Design bellmanford, start of the top module:
module bellmanford (reset, clock, GMAR1, GMDR1, GMAR2, GMDR2, IMAR, IMDR, WMAR1, WMAR2, WMDR1, WMDR2, WMWDR, WMWAR, WMWE, OMAR, OMDR, OMWAR, OMWDR, OMWE, NegCycle, Finish);
make LEC_CHECK=0 CAP_MARGIN=20 CORE_MARGIN=2 CORE_UTILIZATION=70 CTS_CLUSTER_DIAMETER=209 CTS_CLUSTER_SIZE=31 SETUP_SLACK_MARGIN=-0.25 SLEW_MARGIN=20 finish   # period 3.75 ns
run.sh (not shown) runs the stock make flow with config.mk's settings and CLKGATE_MAP_FILE=.
The baseline never finished: it broke off in I/O pin placement (3_2_place_iop), error PPL-0024.
Then changed:
Settings changed: CORE_UTILIZATION 70 to 40, CTS_CLUSTER_DIAMETER 209 to not set, CTS_CLUSTER_SIZE 31 to not set, SETUP_SLACK_MARGIN -0.25 to not set.
Clock period 3.75 ns to 4.27 ns, I/O delays scaled along.
Result: With this change the flow completed without violations. Area after synthesis does not change. Die area went up by 73%. Synthesized cell count is unchanged.
Then changed:
Settings changed: CORE_UTILIZATION 40 to 57.
Clock period 4.27 ns to 2.37 ns, I/O delays scaled along.
=>
- The new run never finished: it broke off in I/O pin placement (3_2_place_iop)
- area after synthesis does not change
- die size fell by 29%
- synthesized cell count is unchanged
Then changed:
Settings changed: CORE_UTILIZATION 57 to 40.
Clock period 2.37 ns to 5.0 ns, I/O delays scaled along.
Effect:
- The changed run completed without violations
- die area climbs by 42%
- area after synthesis does not change
- synthesized cell count stays the same
Then changed:
Settings changed: CORE_MARGIN 2 to 8, GPL_ROUTABILITY_DRIVEN set to 0, TNS_END_PERCENT set to 85.
Design area is higher by 0.49%.
Hold slack gains 5.2 ps.
Worst setup slack gains 200 ps.
Sequential share of layout area is lower by 0.21 points.
Final cell count hardly moves.
Total power is higher by 2.4%.
Synthesized cell count does not change.
Global-route usage is lower by 2.2 points.
Sequential power stays flat.
Then changed:
Settings changed: CORE_MARGIN 8 to 2, GPL_ROUTABILITY_DRIVEN 0 to not set, SETUP_SLACK_MARGIN set to 0.65, TNS_END_PERCENT 85 to not set.
Clock period 5.0 ns to 2.37 ns, I/O delays scaled along.
The changed run completed, yet does not pass: setup timing.
Total power is higher by well over a third.
Clock power increases by well over a third.
Synthesized area is unchanged.
Wire length grows by roughly a tenth.
Non-clock buffer count climbs by 291.
Sequential share of layout area is lower by 5.4 points.
Critical path depth climbs by 1.
Cell area increases by about a fifth.
Worst setup slack got worse by 1800 ps.


Setup of garnet:
Starting RTL as in the previous note.
==> flow/design.v (excerpt) <==
module bellmanford (reset, clock, GMAR1, GMDR1, GMAR2, GMDR2, IMAR, IMDR, WMAR1, WMAR2, WMDR1, WMDR2, WMWDR, WMWAR, WMWE, OMAR, OMDR, OMWAR, OMWDR, OMWE, NegCycle, Finish);
make LEC_CHECK=0 CAP_MARGIN=20 CORE_MARGIN=2 CORE_UTILIZATION=57 CTS_CLUSTER_SIZE=43 SLEW_MARGIN=20 finish   # period 2.37 ns
garnet: PPL-0024 in 3_2_place_iop -> run aborted
Setup changes, garnet to zinc
-- flow/config.mk --
<<< garnet, line 10
export CORE_UTILIZATION = 57
export CTS_CLUSTER_SIZE = 43
>>> zinc, line 10
export CORE_UTILIZATION = 40
Findings:
The final report for zinc shows a completed flow and a layout that fails verification, specifically setup timing. Between zinc and garnet, the area fraction in compound gates figures differ only marginally. ~same total cell area reported by yosys after synthesis in zinc and garnet. Simple-gate share of the synthesized area came out exactly the same in zinc and garnet. From zinc to garnet, number of flops mapped to enable cells by yosys did not move at all. As far as register area share after synthesis goes, zinc and garnet are indistinguishable; the numbers are identical. zinc -> garnet: xor and xnor fraction of the mapped netlist area delta 0, exact match. Min starting utilization of the core area across zinc and garnet: zinc. Overall die height ends up higher on zinc. NOTE die area garnet->zinc increased by more than a quarter. Summed instance area of the synthesized netlist came out exactly the same in zinc and garnet.
diff inputs: zinc => lagoon
-- flow/config.mk --
<<< zinc, line 10
export CORE_UTILIZATION = 40
>>> lagoon, line 10
export CORE_UTILIZATION = 56
export SETUP_SLACK_MARGIN = -0.22
[summary]
Status for lagoon and zinc: no clean run. For lagoon, the flow was terminated by a tool error in 3_2_place_iop and produced no final design. Status zinc: flow complete, layout not clean - setup timing. Summary of lagoon over zinc: die span in x dropped about 15%, placeable core area moved down, area fraction in mux cells comparable. From zinc to lagoon, mean post-synth cell area did not move at all. lagoon against zinc: count of instantiated cells in the yosys netlist essentially unchanged; number of core rows decreased 14; XOR/XNOR share of the synthesized area essentially unchanged. lagoon vs zinc, die size went down by about 28%.
diff inputs: lagoon => willow
-- flow/config.mk --
<<< lagoon, line 10
export CORE_UTILIZATION = 56
export SETUP_SLACK_MARGIN = -0.22
>>> willow, line 10
export CORE_UTILIZATION = 40
==> flow/constraint.sdc <==
create_clock -name core_clock -period 2.38 [get_ports {clock}]
set_input_delay 0.4760 -clock core_clock [delete_from_list [all_inputs] [get_ports {clock}]]
set_output_delay 0.4760 -clock core_clock [all_outputs]
set_load 0.01 [all_outputs]
Notes after the runs:
The flow ran to completion for all of lagoon and willow but lagoon, which stopped partway. lagoon: it failed during 3_2_place_iop, and the tool reported PPL-0024. willow finished all stages; layout check result: FAIL, due to setup timing. Summary of willow over lagoon: die height rose about 18%, width of the chip has increased, fraction of the mapped netlist area in adder cells comparable.
### willow -> violet
-- flow/config.mk --
<<< willow, line 10
export CORE_UTILIZATION = 40
>>> violet, line 10
export CORE_UTILIZATION = 59
==> flow/constraint.sdc <==
create_clock -name core_clock -period 2.52 [get_ports {clock}]
set_input_delay 0.5040 -clock core_clock [delete_from_list [all_inputs] [get_ports {clock}]]
set_output_delay 0.5040 -clock core_clock [all_outputs]
set_load 0.01 [all_outputs]
--- outcome ---
- violet did not finish: a tool error stopped it during 3_2_place_iop.
- Comparing violet against willow, there is no change at all in synthesized netlist cell count.
- Row count, violet and willow: smaller value in violet
- Area of the die: violet vs willow down 20000 um2
- Fraction of the core area occupied by cells at floorplan in violet vs willow: up 19 points


Starting RTL as in the previous note.
export LEC_CHECK = 0
export ABC_AREA = 1
export CAP_MARGIN = 20
export CELL_PAD_IN_SITES_DETAIL_PLACEMENT = 1
export CELL_PAD_IN_SITES_GLOBAL_PLACEMENT = 3
export CORE_ASPECT_RATIO = 0.69
export CORE_MARGIN = 3
export CORE_UTILIZATION = 40
export CTS_CLUSTER_SIZE = 57
export GPL_ROUTABILITY_DRIVEN = 0
export GPL_TIMING_DRIVEN = 0
export HOLD_SLACK_MARGIN = 0.2
export PLACE_DENSITY = 0.61
export SETUP_SLACK_MARGIN = 1.25
export SLEW_MARGIN = 40
create_clock -name core_clock -period 5.0 [get_ports {clock}]
The baseline ended with an error in 3_3_place_gp.
Change:
Settings changed: ABC_AREA 1 to not set, CELL_PAD_IN_SITES_DETAIL_PLACEMENT 1 to not set, CORE_MARGIN 3 to 7, GPL_TIMING_DRIVEN 0 to not set, HOLD_SLACK_MARGIN 0.2 to not set, SLEW_MARGIN 40 to 20.
Effect: The new run finished clean. Synthesized area shrinks by 3.7%. Die area grows by 2.6%. Synthesized cell count shrinks by 24%.
Change:
Settings changed: CAP_MARGIN 20 to 30, CELL_PAD_IN_SITES_GLOBAL_PLACEMENT 3 to not set, CORE_ASPECT_RATIO 0.69 to 1.09, CORE_MARGIN 7 to 5, CORE_UTILIZATION 40 to 35, CTS_CLUSTER_SIZE 57 to not set, PLACE_DENSITY 0.61 to not set, PLACE_DENSITY_LB_ADDON set to 0.16, SETUP_SLACK_MARGIN 1.25 to not set, SLEW_MARGIN 20 to 25, TNS_END_PERCENT set to 85.
Outcome:
- cell count went up by 4.4%
- routed wire length shrinks by 0.87%
- power climbs by 7.1%
- critical path depth climbs by 2
- core utilization goes down by 5.9 points
- synthesized cell count does not change
- sequential share of layout area came out lower by 0.88 points
- count of clock-buffer cells in the layout rose by 17
- combinational power increases by about 3%


Starting RTL as in the previous note.
Design bellmanford, start of the top module:
module bellmanford (reset, clock, GMAR1, GMDR1, GMAR2, GMDR2, IMAR, IMDR, WMAR1, WMAR2, WMDR1, WMDR2, WMWDR, WMWAR, WMWE, OMAR, OMDR, OMWAR, OMWDR, OMWE, NegCycle, Finish);
input clock,reset;
output reg [12:0] GMAR1;
input wire [127:0] GMDR1;
output reg [12:0] GMAR2;
input wire [127:0] GMDR2;
output reg [12:0] IMAR;
input wire [7:0] IMDR;
output reg [12:0] WMAR1;
input wire [127:0] WMDR1;
output reg [12:0] WMAR2;
input wire [127:0] WMDR2;
output reg [12:0] WMWAR;
output reg [127:0] WMWDR;
output reg WMWE;
output wire [12:0] OMAR;
output wire [15:0] OMDR;
assign OMAR = 13'b0;
assign OMDR = 16'b0;
output reg [12:0] OMWAR;
output reg [15:0] OMWDR;
output reg OMWE;
output reg NegCycle;
output reg Finish;
parameter [4:0]  
Init    = 4'b0000,
Init1   = 4'b0001,
Init2   = 4'b0010,
Init3   = 4'b0011,
Upd_S   = 4'b0100,
Upd_D   = 4'b0101, 
BFA1    = 4'b0110,
BFA_Stall1 = 4'b0111,
BFA2    = 4'b1000,
BFA_Stall2    = 4'b1001,
BFA3    = 4'b1010,
BFA_Stall3 = 4'b1011,
BFA4    = 4'b1100,
BFA5    = 4'b1101,
BFA_Stall4 = 4'b1110,
BFA6    = 4'b1111,
OP1     = 5'b10000,
OP_Stall1 = 5'b10001,
OP2     = 5'b10010,
OP3     = 5'b10011,
OP4     = 5'b10100,
OP_Stall2 = 5'b10101,
Refresh1 = 5'b10110,
Refresh2 = 5'b10111,
End1 = 5'b11000,
End2 = 5'b11001,
End3 = 5'b11010;
reg [127:0] GMDR1_reg;
reg [127:0] GMDR2_reg;
reg [7:0] IMDR_reg;
reg [127:0] WMDR1_reg;
reg [127:0] WMDR2_reg;
always@(posedge clock)
begin
    GMDR1_reg <= GMDR1;
    GMDR2_reg <= GMDR2;
    IMDR_reg <= IMDR;
    WMDR1_reg <= WMDR1;
  ...
Settings: LEC_CHECK=0, CAP_MARGIN=20, CORE_MARGIN=2, CORE_UTILIZATION=57, CTS_CLUSTER_SIZE=29, SLEW_MARGIN=20; clock period 3.43 ns.
The first run stopped in 3_2_place_iop, error PPL-0024.
Change:
Settings changed: ABC_AREA from default to 1, CORE_UTILIZATION 57 to 45, CTS_CLUSTER_SIZE 29 to default.
Clock period 3.43 ns to 4.14 ns, I/O delays scaled along.
Outcome: The changed run completed with no timing, DRC or antenna violations. Area after synthesis increases by a few percent. Synthesized cell count increases by a quarter to a third. Die size increases by a quarter to a third.
Change:
Settings changed: ABC_AREA 1 to default, CORE_UTILIZATION 45 to 56, SETUP_SLACK_MARGIN from default to 0.64.
Clock period 4.14 ns to 2.37 ns, I/O delays scaled along.
The new run ended with an error in 3_2_place_iop.
Synthesized cell count is lower by 24%.
Die size came out lower by 22%.
Synthesized area fell by 3.7%.
Change:
Settings changed: CORE_UTILIZATION 56 to 57, SETUP_SLACK_MARGIN 0.64 to 0.65.
Result: The new run stopped in 3_2_place_iop on PPL-0024; die area drops by about 1.7%; synthesized area stays the same; synthesized cell count is unchanged.
Change:
Settings changed: ABC_AREA from default to 0, CORE_ASPECT_RATIO from default to 0.71, CORE_UTILIZATION 57 to 59, CTS_CLUSTER_DIAMETER from default to 389, CTS_CLUSTER_SIZE from default to 20, HOLD_SLACK_MARGIN from default to -0.02, MIN_ROUTING_LAYER from default to met1, SETUP_SLACK_MARGIN 0.65 to 0.68, TNS_END_PERCENT from default to 30.
Outcome:
- Now the flow completed, yet does not pass: setup timing
- die size drops by a few percent
- synthesized area is unchanged
- synthesized cell count does not change
Change:
Settings changed: ABC_AREA 0 to default, CORE_ASPECT_RATIO 0.71 to default, CORE_UTILIZATION 59 to 63, CTS_CLUSTER_DIAMETER 389 to default, CTS_CLUSTER_SIZE 20 to default, HOLD_SLACK_MARGIN -0.02 to default, MIN_ROUTING_LAYER met1 to default, SETUP_SLACK_MARGIN 0.68 to default, TNS_END_PERCENT 30 to default.
Clock period 2.37 ns to 3.41 ns, I/O delays scaled along.
Result:
- This time the run did not get past 3_2_place_iop, error PPL-0024
- area after synthesis does not change
- synthesized cell count stays the same
- die area drops by 6.3%


Starting RTL as in the previous note.
clock: 2.56 ns
lec_check: 0
cap_margin: 20
core_margin: 2
core_utilization: 59
cts_cluster_size: 14
setup_slack_margin: 0.64
slew_margin: 20
The baseline failed in I/O pin placement (3_2_place_iop).
Edit:
CORE_UTILIZATION = 31   (was 59)
CTS_CLUSTER_SIZE = not set   (was 14)
SETUP_SLACK_MARGIN = not set   (was 0.64)
clock period = 6.57 ns   (was 2.56 ns; I/O delays follow)
Now the flow passed the timing, DRC and antenna checks.
Die size went up by well over a third.
Synthesized cell count stays the same.
Area after synthesis is unchanged.


Starting RTL as in the previous note.
clock: 2.52 ns
lec_check: 0
cap_margin: 20
core_margin: 2
core_utilization: 66
setup_slack_margin: -0.13
slew_margin: 20
The starting point stopped in 3_2_place_iop.
==> next run, changes <==
- CORE_UTILIZATION: 66 -> 44
- SETUP_SLACK_MARGIN: -0.13 -> not set
Now the flow produced a layout that fails on negative setup slack. Area after synthesis does not change. Die area increases by well over a third. Synthesized cell count is unchanged.
==> next run, changes <==
- CORE_UTILIZATION: 44 -> 35
- clock period: 2.52 -> 4.27 ns (I/O delays scaled with it)
=> This time the run passed the timing, DRC and antenna checks; routed wire length decreases by a few percent; cell area decreases by a few percent; power decreases by well over a third; die area increases by a quarter to a third; area after synthesis is unchanged.


bellmanford again, from the RTL that the note above started with.
## bellmanford
module bellmanford (reset, clock, GMAR1, GMDR1, GMAR2, GMDR2, IMAR, IMDR, WMAR1, WMAR2, WMDR1, WMDR2, WMWDR, WMWAR, WMWE, OMAR, OMDR, OMWAR, OMWDR, OMWE, NegCycle, Finish);
export LEC_CHECK = 0
export CAP_MARGIN = 20
export CORE_ASPECT_RATIO = 1.09
export CORE_MARGIN = 6
export CORE_UTILIZATION = 72
export GPL_ROUTABILITY_DRIVEN = 0
export HOLD_SLACK_MARGIN = 0.23
export PLACE_DENSITY_LB_ADDON = 0.25
export SLEW_MARGIN = 25
export TNS_END_PERCENT = 85
create_clock -name core_clock -period 5.0 [get_ports {clock}]
The starting point failed in I/O pin placement.
Edit:
CORE_ASPECT_RATIO = unset   (was 1.09)
CORE_MARGIN = 2   (was 6)
CORE_UTILIZATION = 57   (was 72)
CTS_CLUSTER_DIAMETER = 363   (was unset)
GPL_ROUTABILITY_DRIVEN = unset   (was 0)
HOLD_SLACK_MARGIN = unset   (was 0.23)
PLACE_DENSITY_LB_ADDON = unset   (was 0.25)
SETUP_SLACK_MARGIN = 1.01   (was unset)
SLEW_MARGIN = 20   (was 25)
TNS_END_PERCENT = unset   (was 85)
Result: The changed run did not get past I/O pin placement with PPL-0024. Synthesized area is unchanged. Synthesized cell count is unchanged. Die area rises by 16%.
Edit:
CORE_MARGIN = 8   (was 2)
CORE_UTILIZATION = 56   (was 57)
CTS_CLUSTER_DIAMETER = unset   (was 363)
GPL_ROUTABILITY_DRIVEN = 0   (was unset)
SETUP_SLACK_MARGIN = unset   (was 1.01)
TNS_END_PERCENT = 85   (was unset)
Effect: This time the run completed with no timing, DRC or antenna violations; die size increases by 13%; synthesized area is unchanged; synthesized cell count stays the same.
Edit:
CORE_ASPECT_RATIO = 0.69   (was unset)
CORE_MARGIN = 7   (was 8)
CORE_UTILIZATION = 40   (was 56)
GPL_ROUTABILITY_DRIVEN = unset   (was 0)
TNS_END_PERCENT = unset   (was 85)
=> Power goes down slightly. Setup slack improves by 210 ps. Critical path depth goes up by 1.
Edit:
CORE_ASPECT_RATIO = 1.88   (was 0.69)
CORE_MARGIN = 2   (was 7)
CORE_UTILIZATION = 59   (was 40)
CTS_CLUSTER_DIAMETER = 302   (was unset)
CTS_CLUSTER_SIZE = 62   (was unset)
SETUP_SLACK_MARGIN = 0.16   (was unset)
TNS_END_PERCENT = 15   (was unset)
Outcome:
- The new run never finished: it broke off in I/O pin placement, error PPL-0024
- synthesized cell count is unchanged
- die size falls by 37%
- area after synthesis is unchanged
Power is estimated from default activity; no workload was simulated.
